==> trial 22 <==
==> flow/design.v <==
module sync 
( 
    input  logic CLKip, 
    input  logic SIGi,
    output logic SIGo
);
    logic meta_sig;
    always_ff @(posedge CLKip) meta_sig <= SIGi;
    always_ff @(posedge CLKip) SIGo     <= meta_sig;
endmodule
module mem 
    # ( 
    parameter DATA_WIDTH = 32
    ) (
    input  logic                  CLKip,
    input  logic                  RDi,       
    input  logic                  WEi,     
    input  logic [DATA_WIDTH-1:0] DATAi,
    output logic [DATA_WIDTH-1:0] Qo
);
	logic [DATA_WIDTH-1:0] ram;
	always_ff @(posedge CLKip) if (WEi) ram <= DATAi;
	always_ff @(posedge CLKip) if (RDi) Qo <= ram;
endmodule
`timescale 1ns/1ps
module uart_rx 
    # (
    parameter FREQ_CLK  = 100_000_000,  
    parameter DATA_WDTH = 8          
    ) (
    input   wire                    CLKip,  
    input   wire                    RSTi,  
    input   wire                    RXi,  
    input   wire                    BAUD_RATE_RDi,  
    input   wire                    BAUD_RATE_WEi,  
    input   logic [31:0]            BAUD_RATEi,  
    output  logic                   DONEo,  
    output  logic                   READYo,  
    output  logic [DATA_WDTH-1:0]   DATAo  
    );
    int unsigned                    baud_rate;  
    int unsigned                    bit_cntr;  
    int unsigned                    half_bit_cntr;  
    logic                           half_rx_strb;  
    logic                           rx_strb;  
    int unsigned                    clk_count;  
    logic [$clog2(DATA_WDTH+1)-1:0] bit_idx;   
    logic [DATA_WDTH-1:0]           data;  
    logic                           rx;  
    logic                           rst;  
    logic                           done;  
    logic                           ready;  
    logic                           baud_rate_read;  
    logic                           baud_rate_we;  
    int unsigned                    br;  
    sync rx_stab (.CLKip (CLKip), .SIGi (RXi), .SIGo (rx));
    sync rst_stab (.CLKip (CLKip), .SIGi (RSTi), .SIGo (rst));
    sync br_we_stab (.CLKip (CLKip), .SIGi (BAUD_RATE_WEi), .SIGo (baud_rate_we));
    sync br_rd_stab (.CLKip (CLKip), .SIGi (BAUD_RATE_RDi), .SIGo (baud_rate_read));
    mem baud_rate_mem (
        .CLKip  (CLKip),
        .RDi    (baud_rate_read),  
        .WEi    (baud_rate_we),
        .DATAi  (baud_rate), 
        .Qo     (br)
        );
    typedef enum logic [1:0] {       
        IDLE    = 2'h0,
        START   = 2'h1,
        RECEIVE = 2'h2,
        STOP    = 2'h3
    } statetype;
    statetype STATE;
    always_comb begin: calc_bit_value
        baud_rate = BAUD_RATEi;
        bit_cntr = FREQ_CLK / baud_rate;
        half_bit_cntr = bit_cntr >> 1;
    end
always @(posedge CLKip) begin: strobe_logic
    if (rst) begin
        clk_count <= 0;
        half_rx_strb <= 0;
        rx_strb <= 0;
    end else begin
        case (STATE)
            IDLE: begin
                clk_count <= 0;
                half_rx_strb <= 0;
                rx_strb <= 0;
            end
            START: begin
                if (clk_count == half_bit_cntr) begin
                    half_rx_strb <= 1;
                    clk_count <= 0;
                end
                else begin
                    half_rx_strb <= 0;
                    clk_count <= clk_count + 1;
                end                
            end
            RECEIVE: begin
                if (clk_count == bit_cntr) begin
                    rx_strb <= 1;
                    clk_count <= 0;
                end
                else begin
                    rx_strb <= 0;
                    clk_count <= clk_count + 1;
                end                  
            end
            STOP: begin
                if (clk_count == bit_cntr) begin
                    rx_strb <= 1;
                    clk_count <= 0;
                end
                else begin
                    rx_strb <= 0;
                    clk_count <= clk_count + 1;
                end                  
            end  
            default: begin
                clk_count <= 0;
            end
        endcase
    end
end
    always_ff @(posedge CLKip) begin: fsm_uart_rx
        if (rst) begin
            bit_idx     <= 0;
            STATE       <= IDLE;
            done        <= 0;
        end
        else begin
            case (STATE)
                IDLE: begin
                    ready          <= 1;
                    if (rx == 1'b0) STATE <= rx ? IDLE : START;
                end
                START: begin
                    ready          <= 0;
                    done           <= 0;
                    if (half_rx_strb) begin
                        STATE <= rx ? IDLE : RECEIVE;
                    end
                    else begin 
                        STATE <= START;
                    end
                end
                RECEIVE: begin
                    if (rx_strb) begin
                        /*verilator lint_off WIDTHTRUNC*/                        
                        data[bit_idx] <= rx;
                        /*verilator lint_on WIDTHTRUNC*/
                        if (bit_idx < DATA_WDTH-1) begin 
                            bit_idx <= bit_idx + 1;
                        end
                        else begin 
                            bit_idx <= 0;
                            STATE   <= STOP;
                            done    <= 1;
                        end 
                    end
                    else begin
                        STATE <= RECEIVE;
                    end  
                end
                STOP: begin
                    if (rx_strb) STATE <= rx_strb ? IDLE : STOP;
                end
                default: begin
                    STATE <= IDLE;
                end 
            endcase            
        end   
    end 
    always_comb begin: set_out
        DATAo = data;
        READYo = ready;
        DONEo = done;
    end
endmodule
`timescale 1ns/1ps
module fifo #(
    parameter DATA_WIDTH = 8,
    parameter FIFO_DEPTH = 16,
    parameter LOG2_DEPTH = $clog2(FIFO_DEPTH)
) (
    input  logic                     CLKip,
    input  logic                     RSTi,
    input  logic                     WEi,
    input  logic [DATA_WIDTH-1:0]    DATAi,
    input  logic                     RDi,
    output logic [DATA_WIDTH-1:0]    DATAo,
    output logic                     FULLo,
    output logic                     EMPTYo
);
    logic [DATA_WIDTH-1:0] memory [0:FIFO_DEPTH-1];
    logic [LOG2_DEPTH:0]   count;
    logic [LOG2_DEPTH-1:0] wr_ptr;
    logic [LOG2_DEPTH-1:0] rd_ptr;
    logic [1:0] count_state;
    always_ff @(posedge CLKip or posedge RSTi) begin
        if (RSTi) begin
            wr_ptr  <= '0;
            rd_ptr  <= '0;
            count   <= '0;
            count_state <= '0;
        end 
        else begin
            if (WEi && !FULLo) begin: write
                wr_ptr <= (wr_ptr == '1) ? 0 : wr_ptr + 1;
            end
            if (RDi && !EMPTYo) begin: read
                rd_ptr <= (rd_ptr == '1) ? 0 : rd_ptr + 1;
            end
            case ({WEi && !FULLo, RDi && !EMPTYo})
                2'b01:   count <= count - 1;
                2'b10:   count <= count + 1;
                2'b11:   count <= count;
                default: count <= count;
            endcase
        end
    end
    always_ff @(posedge CLKip) begin
        if (!RSTi && WEi && !FULLo) memory[wr_ptr] <= DATAi;
        if (!RSTi && RDi && !EMPTYo) DATAo <= memory[rd_ptr];
    end
    always_comb begin: status
        FULLo  = (count == FIFO_DEPTH);
        EMPTYo = (count == 0);
    end
endmodule
`timescale 1ns/1ps
module uart #(
    parameter CLK_FREQ = 100_000_000,   
    parameter DATA_WIDTH = 8,           
    parameter FIFO_DEPTH = 16           
) (
    input  logic                    CLKip,        
    input  logic                    RSTi,         
    input  logic                    RXi,          
    input  logic [31:0]             BAUD_RATEi,   
    input  logic                    BAUD_RATE_WEi,  
    input  logic                    BAUD_RATE_RDi,  
    output logic                    DONEo,
    output logic [DATA_WIDTH-1:0]   DATAo,  
    output logic                    EMPTYo,   
    output logic                    FULLo     
);
    logic [DATA_WIDTH-1:0] data;
    logic done;
    logic ready;
    logic RDi;
    always_ff @(posedge CLKip) begin
        RDi <= 1;
        DONEo <=done;
    end
    uart_rx #(
        .FREQ_CLK       (CLK_FREQ),
        .DATA_WDTH      (DATA_WIDTH)
    ) uart_rx_inst (
        .CLKip          (CLKip),
        .RSTi           (RSTi),
        .RXi            (RXi),
        .BAUD_RATEi     (BAUD_RATEi),
        .BAUD_RATE_WEi  (BAUD_RATE_WEi),
        .BAUD_RATE_RDi  (BAUD_RATE_RDi),
        .DONEo          (done),
        .READYo         (ready),
        .DATAo          (data)
    );
    fifo #(
        .DATA_WIDTH     (DATA_WIDTH),
        .FIFO_DEPTH     (FIFO_DEPTH)
    ) fifo_inst (
        .CLKip          (CLKip),
        .RSTi           (RSTi),
        .WEi            (done),        
        .DATAi          (data),      
        .RDi            (RDi),          
        .DATAo          (DATAo),      
        .FULLo          (FULLo),      
        .EMPTYo         (EMPTYo)     
    );
endmodule
==> flow/run.sh <==
#!/bin/bash
# the make line also repeats each setting of config.mk as NAME=value (left out here)
make -C /OpenROAD-flow-scripts/flow DESIGN_CONFIG=/design/flow/config.mk WORK_HOME=/design/flow/orfs CLKGATE_MAP_FILE= finish
==> flow/config.mk <==
export PLATFORM = sky130hd
export DESIGN_NAME = uart
export DESIGN_NICKNAME = uart
export VERILOG_FILES = /design/flow/design.v
export SDC_FILE = /design/flow/constraint.sdc
export NUM_CORES = 4
export LEC_CHECK = 0
export CAP_MARGIN = 20
export CORE_MARGIN = 2
export CORE_UTILIZATION = 60
export CTS_CLUSTER_DIAMETER = 358
export CTS_CLUSTER_SIZE = 93
export PLACE_DENSITY = 0.41
export SLEW_MARGIN = 20
export TNS_END_PERCENT = 15
==> flow/constraint.sdc <==
create_clock -name core_clock -period 29.6 [get_ports {CLKip}]
set_input_delay 5.9200 -clock core_clock [delete_from_list [all_inputs] [get_ports {CLKip}]]
set_output_delay 5.9200 -clock core_clock [all_outputs]
set_load 0.01 [all_outputs]
==> inputs of build 9, as changes to trial 22 <==
CORE_UTILIZATION = 69   (was 60)
SETUP_SLACK_MARGIN = -1.21   (was default)
==> flow/constraint.sdc (replaced) <==
create_clock -name core_clock -period 34.6 [get_ports {CLKip}]
set_input_delay 6.9200 -clock core_clock [delete_from_list [all_inputs] [get_ports {CLKip}]]
set_output_delay 6.9200 -clock core_clock [all_outputs]
set_load 0.01 [all_outputs]
==> qor summary <==
item                                                                    build 9        trial 22
Area leader share                                                         0.153           0.153
Outcome                                                          did not finish  did not finish
Stage where the flow stopped                                       3_5_place_dp         5_1_grt
Last weighted congestion value of the routability-driven placer            1.19            1.19
Die extent in y                                                          249 µm          267 µm
Multiplexer share of the synthesized area                                0.0444          0.0444
Total core area                                                      59,200 µm²      68,600 µm²
Fp util                                                                   0.701           0.605
Net count entering floorplan                                              6,179           6,179
FP Rows                                                                      89              96
Die Wd                                                                   249 µm          267 µm
Average size of a mapped cell                                          7.37 µm²        7.37 µm²
Synth Instances                                                           5,633           5,633
Total Die Area                                                       62,100 µm²      71,300 µm²
Synthesis area per yosys                                             41,500 µm²      41,500 µm²
